==> trial 89: inputs <==
==> flow/design.v (excerpt) <==
module sha1_exec(clk, reset, start, data_in, load_in, cv, 
  use_prev_cv, busy, out_valid, cv_next);
clock: 17.3 ns
lec_check: 0
cap_margin: 30
cell_pad_in_sites_global_placement: 0
core_aspect_ratio: 1.34
core_margin: 2
core_utilization: 65
cts_cluster_size: 36
gpl_routability_driven: 1
max_routing_layer: met4
place_density: 0.62
setup_slack_margin: -0.91
slew_margin: 20
run.sh (not shown) runs the stock make flow with config.mk's settings and CLKGATE_MAP_FILE=.
==> inputs of trial 47, as changes to trial 89 <==
- CAP_MARGIN: 30 -> 20
- CELL_PAD_IN_SITES_GLOBAL_PLACEMENT: 0 -> not set
- CORE_ASPECT_RATIO: 1.34 -> not set
- CORE_MARGIN: 2 -> 3
- CORE_UTILIZATION: 65 -> 31
- CTS_CLUSTER_SIZE: 36 -> not set
- GPL_ROUTABILITY_DRIVEN: 1 -> not set
- GPL_TIMING_DRIVEN: not set -> 0
- MAX_ROUTING_LAYER: met4 -> not set
- PLACE_DENSITY: 0.62 -> not set
- SETUP_SLACK_MARGIN: -0.91 -> not set
==> flow/constraint.sdc (replaced) <==
create_clock -name core_clock -period 8.0 [get_ports {clk}]
set_input_delay 1.6000 -clock core_clock [delete_from_list [all_inputs] [get_ports {clk}]]
set_output_delay 1.6000 -clock core_clock [all_outputs]
set_load 0.01 [all_outputs]
==> comparison table <==
item	trial 89	trial 47
GR met2 Demand/Resource	57.02%	40.09%
Place WS	9.521 ns	0.3724 ns
Filler cells	6039	16.95k
Floorplan die width	245.8 µm	411.4 µm
Fraction of the core area covered by cells at the end of the flow	75.15%	37.57%
Via count	43.26k	45.45k
Worst-case vdd ir drop	0.00009431 V	0.0001968 V
Placed instance area	54780 µm²	57280 µm²
Pre-Place Util	65.71%	31.26%
Number of non-clock buffers	401	718
Global-route usage over all layers	35.42%	23.86%
Worst-path cell with the longest stage delay	sky130_fd_sc_hd__buf_4	sky130_fd_sc_hd__fa_1
Tap cell count	1020	2175
Outcome	finished clean	finished clean
Final critical-path share of the clock period	41.31%	93.69%
Reg-to-reg endpoint	rnd_reg.q[159]	rnd_reg.q[148]
Average wire length per cell after detail routing	19.06 µm	23.29 µm
CORE AREA	77510 µm²	163000 µm²
Slew at the pin closest to its max-slew limit	1.182 ns	1.248 ns
Worst-case setup margin in the final layout	10.15 ns	0.5050 ns
Met3 Routed Length	8.761 mm	13.70 mm
Signed area change from the synthesized netlist to the final layout	14.36%	20.20%


==> job 7243 <==
==> flow/design.v <==
module dffhr (d, r, clk, q);
  parameter WIDTH = 1;
  input 			r;
  input 			clk;
  input 	[WIDTH-1:0] 	d;
  output 	[WIDTH-1:0] 	q;
  reg 		[WIDTH-1:0] 	q;
  always @ (posedge clk) 
    if ( r ) 
      q <= {WIDTH{1'b0}};
    else
      q <= d;
endmodule  
module sha1_round (cv_in, w, round, cv_out);
   input [159:0] cv_in;
   input [31:0]  w;
   input [6:0]   round;
   output [159:0] cv_out;
   reg [31:0]     k;
   reg [31:0]     f;
   wire [31:0]    a_shift;
   wire [31:0]    b_shift;
   wire [31:0]    add_result;
   wire [31:0]    a = cv_in[159:128];
   wire [31:0]    b = cv_in[127:96];
   wire [31:0]    c = cv_in[95:64];
   wire [31:0]    d = cv_in[63:32];
   wire [31:0]    e = cv_in[31:0];
   always @(round)
     begin
        k = 32'd0;
        if ((round >= 7'd0) && (round <= 7'd19))
          k = 32'h5A827999;
        if ((round >= 7'd20) && (round <= 7'd39))
          k = 32'h6ED9EBA1;
        if ((round >= 7'd40) && (round <= 7'd59))
          k = 32'h8F1BBCDC;
        if ((round >= 7'd60) && (round <= 7'd79))
          k = 32'hCA62C1D6;
     end  
   always @(round or b or c or d)
     begin
        f = 32'd0;
        if ((round >= 7'd0) && (round <= 7'd19))
          f = ((b & c) | (~b & d));
        if ((round >= 7'd20) && (round <= 7'd39))
          f = (b ^ c ^ d);
        if ((round >= 7'd40) && (round <= 7'd59))
          f = ((b & c) | (b & d) | (c & d));
        if ((round >= 7'd60) && (round <= 7'd79))
          f = (b ^ c ^ d);
     end  
   assign a_shift = {a[26:0], a[31:27]};
   assign b_shift = {b[1:0], b[31:2]};
   assign add_result = (a_shift + ((f + k) + (e + w)));
   assign cv_out = {add_result, a, b_shift, c, d};
endmodule  
module sha1_exec(clk, reset, start, data_in, load_in, cv, 
  use_prev_cv, busy, out_valid, cv_next);
   input clk, reset;     
   input start;
   input [31:0] data_in;
   input load_in;
   input [159:0] cv;
   input use_prev_cv;
   output        busy;
   output        out_valid;
   output [159:0] cv_next;  
   reg            busy;         
   reg            out_valid;    
   reg [6:0]      rnd_cnt_d;    
   wire [6:0]     rnd_cnt_q;    
   wire [159:0]   rnd_d;        
   wire [159:0]   rnd_q;
   wire [159:0]   sha1_round_wire;   
   wire [159:0]   cv_d;         
   wire [159:0]   cv_q;         
   wire [159:0]   cv_next_d;    
   wire [159:0]   cv_next_q;
   parameter      IDLE = 2'b00;
   parameter      CALC = 2'b01;
   parameter      VALID_OUT = 2'b10;
   parameter      VALID_OUT2 = 2'b11;
   wire [1:0]     state; 
   reg [1:0]      next_state;
   wire [511:0]   w_d;
   wire [511:0]   w_q;
   wire [511:0]   w_temp;
   wire [31:0]    w;    
   wire [31:0]    w_gen_temp = w_temp[511:480] ^ w_temp[447:416] ^ 
                  w_temp[255:224] ^ w_temp[95:64];  
   wire [31:0]    w_gen = {w_gen_temp[30:0], w_gen_temp[31]};
   assign         w_d = ((load_in == 1'b1) ? w_temp :
                  ((rnd_cnt_q < 7'd15) ? w_temp : 
                  {w_gen, w_temp[479:0]}));
   assign w_temp = (state == CALC) ? {w_q[479:0], w_q[511:480]} : 
     ((load_in == 1'b1) ? {w_q[479:0], data_in} : w_q);
   assign w = w_q[511:480];
   sha1_round sha1_round(.cv_in(rnd_q), .w(w), .round(rnd_cnt_q),
                           .cv_out(sha1_round_wire));
   assign         rnd_d = ((state == CALC) ? sha1_round_wire : 
     (use_prev_cv == 1'b1) ? cv_next_q : cv);
   assign         cv_d = ((state == CALC) ? cv_q : 
     (use_prev_cv == 1'b1) ? cv_next_q : cv);
   assign         cv_next_d = (state == VALID_OUT) ? 
                                ({cv_q[159:128] + rnd_q[159:128],
                                  cv_q[127:96] + rnd_q[127:96],
                                  cv_q[95:64] + rnd_q[95:64],
                                  cv_q[63:32] + rnd_q[63:32],
                                  cv_q[31:0] + rnd_q[31:0]}) :
                                  (cv_next_q);
   assign         cv_next = cv_next_q;
   always @(state or start or rnd_cnt_q)
     begin
        out_valid = 1'b0;       
        busy = 1'b0;
        rnd_cnt_d = 7'b0000000;
        case (state)
          IDLE : begin
             out_valid = 1'b0;
             rnd_cnt_d = 7'b0000000;
             if (start) begin
                busy = 1'b1;
                next_state = CALC;
             end
             else begin
                busy = 1'b1;
                next_state = IDLE;
             end
          end  
          CALC : begin
             busy = 1'b1;
             out_valid = 1'b0;
             if (start) begin
                next_state = IDLE;
                rnd_cnt_d = 7'd0000000;
             end
             else if (rnd_cnt_q == 7'd79) begin
                next_state = VALID_OUT;
                rnd_cnt_d = 7'd0000000;
             end
             else begin
                next_state = CALC;
                rnd_cnt_d = rnd_cnt_q + 7'd0000001;
             end
          end  
          VALID_OUT : begin
             busy = 1'b1;
             out_valid = 1'b0;       
             if (start) begin
                next_state = IDLE;
                rnd_cnt_d = 7'd0000000;
             end else begin
                next_state = VALID_OUT2;
             end
          end     
          VALID_OUT2 : begin
             busy = 1'b0;
             out_valid = 1'b1;
             if (start) begin
                next_state = CALC;
             end
             else begin
                next_state = IDLE;
             end
          end
          default : begin
             next_state = IDLE;
          end
        endcase
     end          
   dffhr #(7) rnd_cnt_reg (.d(rnd_cnt_d), .q(rnd_cnt_q),
                           .clk(clk), .r(reset));
   dffhr #(2) state_reg (.d(next_state), .q(state), 
                         .clk(clk), .r(reset)); 
   dffhr #(512) w_reg (.d(w_d), .q(w_q), .clk(clk), .r(reset));
   dffhr #(160) cv_reg (.d(cv_d), .q(cv_q), .clk(clk), .r(reset));
   dffhr #(160) rnd_reg (.d(rnd_d), .q(rnd_q), .clk(clk), .r(reset));
   dffhr #(160) cv_next_reg (.d(cv_next_d), .q(cv_next_q),
                             .clk(clk), .r(reset));   
endmodule  
==> flow/run.sh <==
#!/bin/bash
# the make line also repeats each setting of config.mk as NAME=value (left out here)
make -C /OpenROAD-flow-scripts/flow DESIGN_CONFIG=/design/flow/config.mk WORK_HOME=/design/flow/orfs CLKGATE_MAP_FILE= finish
==> flow/config.mk <==
export PLATFORM = sky130hd
export DESIGN_NAME = sha1_exec
export DESIGN_NICKNAME = sha1_exec
export VERILOG_FILES = /design/flow/design.v
export SDC_FILE = /design/flow/constraint.sdc
export NUM_CORES = 4
export LEC_CHECK = 0
export CAP_MARGIN = 20
export CORE_ASPECT_RATIO = 1.88
export CORE_MARGIN = 2
export CORE_UTILIZATION = 36
export CTS_CLUSTER_DIAMETER = 38
export GPL_ROUTABILITY_DRIVEN = 1
export PLACE_DENSITY_LB_ADDON = 0.28
export SETUP_SLACK_MARGIN = 0.58
export SLEW_MARGIN = 15
==> flow/constraint.sdc <==
create_clock -name core_clock -period 8.13 [get_ports {clk}]
set_input_delay 1.6260 -clock core_clock [delete_from_list [all_inputs] [get_ports {clk}]]
set_output_delay 1.6260 -clock core_clock [all_outputs]
set_load 0.01 [all_outputs]
==> job 6545: changes against job 7243 <==
==> flow/config.mk (replaced) <==
export PLATFORM = sky130hd
export DESIGN_NAME = sha1_exec
export DESIGN_NICKNAME = sha1_exec
export VERILOG_FILES = /design/flow/design.v
export SDC_FILE = /design/flow/constraint.sdc
export NUM_CORES = 4
export LEC_CHECK = 0
export ABC_AREA = 1
export CAP_MARGIN = 20
export CORE_ASPECT_RATIO = 0.82
export CORE_MARGIN = 2
export CORE_UTILIZATION = 40
export GPL_ROUTABILITY_DRIVEN = 1
export GPL_TIMING_DRIVEN = 0
export MIN_ROUTING_LAYER = met2
export SLEW_MARGIN = 20
==> flow/constraint.sdc (replaced) <==
create_clock -name core_clock -period 4.33 [get_ports {clk}]
set_input_delay 0.8660 -clock core_clock [delete_from_list [all_inputs] [get_ports {clk}]]
set_output_delay 0.8660 -clock core_clock [all_outputs]
set_load 0.01 [all_outputs]
==> job 3678: changes against job 7243 <==
==> flow/config.mk (replaced) <==
export PLATFORM = sky130hd
export DESIGN_NAME = sha1_exec
export DESIGN_NICKNAME = sha1_exec
export VERILOG_FILES = /design/flow/design.v
export SDC_FILE = /design/flow/constraint.sdc
export NUM_CORES = 4
export LEC_CHECK = 0
export CAP_MARGIN = 30
export CELL_PAD_IN_SITES_GLOBAL_PLACEMENT = 0
export CORE_ASPECT_RATIO = 1.34
export CORE_MARGIN = 2
export CORE_UTILIZATION = 58
export CTS_CLUSTER_SIZE = 36
export GPL_ROUTABILITY_DRIVEN = 1
export MAX_ROUTING_LAYER = met4
export PLACE_DENSITY_LB_ADDON = 0.19
export SETUP_SLACK_MARGIN = -0.91
export SLEW_MARGIN = 20
==> flow/constraint.sdc (replaced) <==
create_clock -name core_clock -period 15.9 [get_ports {clk}]
set_input_delay 3.1800 -clock core_clock [delete_from_list [all_inputs] [get_ports {clk}]]
set_output_delay 3.1800 -clock core_clock [all_outputs]
set_load 0.01 [all_outputs]
==> ds_physical_params.txt <==
Table: implementation figures

Parameter                              Value

Run status
  Outcome .................. stopped before the end
  Stopping stage .................. global routing
  Halt Reason .................. [ERROR GRT-0116] Global routing finished with congestion. Check the congestion regions in the DRC Viewer.

Floorplan
  Chip footprint .................. approximately 130000 sq um

Logic synthesis
  Post-synthesis sequential area ratio .................. 0.3837
  Synthesized-area fraction occupied by adder cells .................. 0.09412
  Cell with the most instances after synthesis .................. dfxtp_1

Place
  Dpl cells .................. between 9k and 10k
(the above is from job 6545)
==> ds_physical_params.txt <==
Characteristics after synthesis and place and route

Parameter                              Value

Run status
  Outcome .................. complete, no violations

Logic synthesis
  Cell with the most instances after synthesis .................. nand2_1
  Post-synthesis sequential area ratio .................. 0.3942
  Synthesized-area fraction occupied by adder cells .................. 0.09668

Place
  Dpl cells .................. about 7.4k

Floorplan
  Chip footprint .................. between 90000 and 100000 sq um
(the above is from job 3678)
==> ds_physical_params.txt <==
Characteristics after synthesis and place and route

Parameter                              Value

Run status
  Outcome .................. complete, no violations

Floorplan
  Chip footprint .................. 144700 sq um

Place
  Dpl cells .................. 8064

Logic synthesis
  Post-synthesis sequential area ratio .................. 0.3942

Timing
  Fin. max-slew vios .................. 0

Drt
  Met1 layer wirelength in the final routing .................. roughly 65 mm
  Number of antenna diodes .................. 3
(the above is from job 7243)


==> job 1403: inputs <==
Starts from the design.v that is shown in full above.
clock: 9.92 ns
lec_check: 0
abc_area: 1
cap_margin: 5
core_aspect_ratio: 1.67
core_margin: 4
core_utilization: 31
gpl_timing_driven: 0
max_routing_layer: met4
place_density_lb_addon: 0.03
slew_margin: 0
==> job 1483 (differences from job 1403) <==
ABC_AREA = unset   (was 1)
CORE_ASPECT_RATIO = 0.86   (was 1.67)
CORE_MARGIN = 2   (was 4)
CORE_UTILIZATION = 72   (was 31)
CTS_CLUSTER_SIZE = 89   (was unset)
GPL_TIMING_DRIVEN = unset   (was 0)
PLACE_DENSITY = 0.66   (was unset)
PLACE_DENSITY_LB_ADDON = unset   (was 0.03)
SETUP_SLACK_MARGIN = -0.36   (was unset)
SLEW_MARGIN = 20   (was 0)
==> flow/constraint.sdc (replaced) <==
create_clock -name core_clock -period 4.65 [get_ports {clk}]
set_input_delay 0.9300 -clock core_clock [delete_from_list [all_inputs] [get_ports {clk}]]
set_output_delay 0.9300 -clock core_clock [all_outputs]
set_load 0.01 [all_outputs]
==> job 4203 (differences from job 1403) <==
ABC_AREA = unset   (was 1)
CAP_MARGIN = 20   (was 5)
CORE_ASPECT_RATIO = unset   (was 1.67)
CORE_MARGIN = 2   (was 4)
CORE_UTILIZATION = 40   (was 31)
GPL_TIMING_DRIVEN = unset   (was 0)
MAX_ROUTING_LAYER = unset   (was met4)
PLACE_DENSITY_LB_ADDON = unset   (was 0.03)
SLEW_MARGIN = 20   (was 0)
==> flow/constraint.sdc (replaced) <==
create_clock -name core_clock -period 6.97 [get_ports {clk}]
set_input_delay 1.3940 -clock core_clock [delete_from_list [all_inputs] [get_ports {clk}]]
set_output_delay 1.3940 -clock core_clock [all_outputs]
set_load 0.01 [all_outputs]
==> job 9627 (differences from job 1403) <==
ABC_AREA = unset   (was 1)
CAP_MARGIN = 30   (was 5)
CELL_PAD_IN_SITES_GLOBAL_PLACEMENT = 0   (was unset)
CORE_ASPECT_RATIO = 1.34   (was 1.67)
CORE_MARGIN = 2   (was 4)
CORE_UTILIZATION = 65   (was 31)
CTS_CLUSTER_SIZE = 36   (was unset)
GPL_ROUTABILITY_DRIVEN = 1   (was unset)
GPL_TIMING_DRIVEN = unset   (was 0)
PLACE_DENSITY = 0.65   (was unset)
PLACE_DENSITY_LB_ADDON = unset   (was 0.03)
SETUP_SLACK_MARGIN = -0.91   (was unset)
SLEW_MARGIN = 20   (was 0)
TNS_END_PERCENT = 5   (was unset)
==> flow/constraint.sdc (replaced) <==
create_clock -name core_clock -period 15.9 [get_ports {clk}]
set_input_delay 3.1800 -clock core_clock [delete_from_list [all_inputs] [get_ports {clk}]]
set_output_delay 3.1800 -clock core_clock [all_outputs]
set_load 0.01 [all_outputs]
==> out/results.ini <==
[outcome]
status=no timing/DRC/antenna violations

[worst_setup_path]
slowest_stage=fa_1
r2r_end=rnd_reg.q[148]
setup.worst_path.start=rnd_cnt_reg.q[0]
worst-path-max-fanout=10

[logic_synthesis]
syn-instance-count=7224
synth_area_um2=52300
aoi_share=0.216
yosysUniqueCellTypes=51

[pwr]
ir_drop_v=0.000157
pg_clk_w=0.00432

[timing]
max_freq_mhz=158
fin_tns_setup_ps=0
finalCritPeriodShare=0.636

[grt]
grt_pass1_vias=50900

[final_layout]
combAreaFraction=0.437

[placed_design]
numPortBuffers=356

The numbers above come from job 1403.

==> out/results.ini <==
[pwr]
ir_drop_v=0.000108

[timing]
max_freq_mhz=145
fin_tns_setup_ps=0

[worst_setup_path]
slowest_stage=fa_1
setup.worst_path.start=rnd_cnt_reg.q[0]
worst-path-max-fanout=31

[logic_synthesis]
syn-instance-count=6207
aoi_share=0.197
synth_area_um2=50900

[routing]
wl_met2_um=66100
dr_wl_met3_um=8760

[placed_design]
numPortBuffers=358

[outcome]
status=no timing/DRC/antenna violations

[final_layout]
combAreaFraction=0.479

[grt]
grt_pass1_vias=40700

The numbers above come from job 9627.

==> out/results.ini <==
[timing]
setup_viol=27
fin_tns_setup_ps=-16240
finalCritPeriodShare=1.20
timing.final.ws_setup_ps=-909

[outcome]
status=complete, but fails checks
check.faults=setup timing

[pwr]
pg_clk_w=0.00856
ir_drop_v=0.000326

[logic_synthesis]
yosysUniqueCellTypes=78

[grt]
grt_pass1_vias=46100

The numbers above come from job 1483.

==> out/results.ini <==
[outcome]
status=no timing/DRC/antenna violations

[logic_synthesis]
aoi_share=0.197
syn-instance-count=6207
yosysUniqueCellTypes=78
synth_area_um2=50900

[worst_setup_path]
setup.worst_path.start=rnd_cnt_reg.q[2]
slowest_stage=dfxtp_1
worst-path-max-fanout=12

[placed_design]
numPortBuffers=358

[final_layout]
combAreaFraction=0.470

[timing]
max_freq_mhz=156

[grt]
grt_pass1_vias=40100

The numbers above come from job 4203.

No activity file was given, so power comes from the tool's default toggle rates.
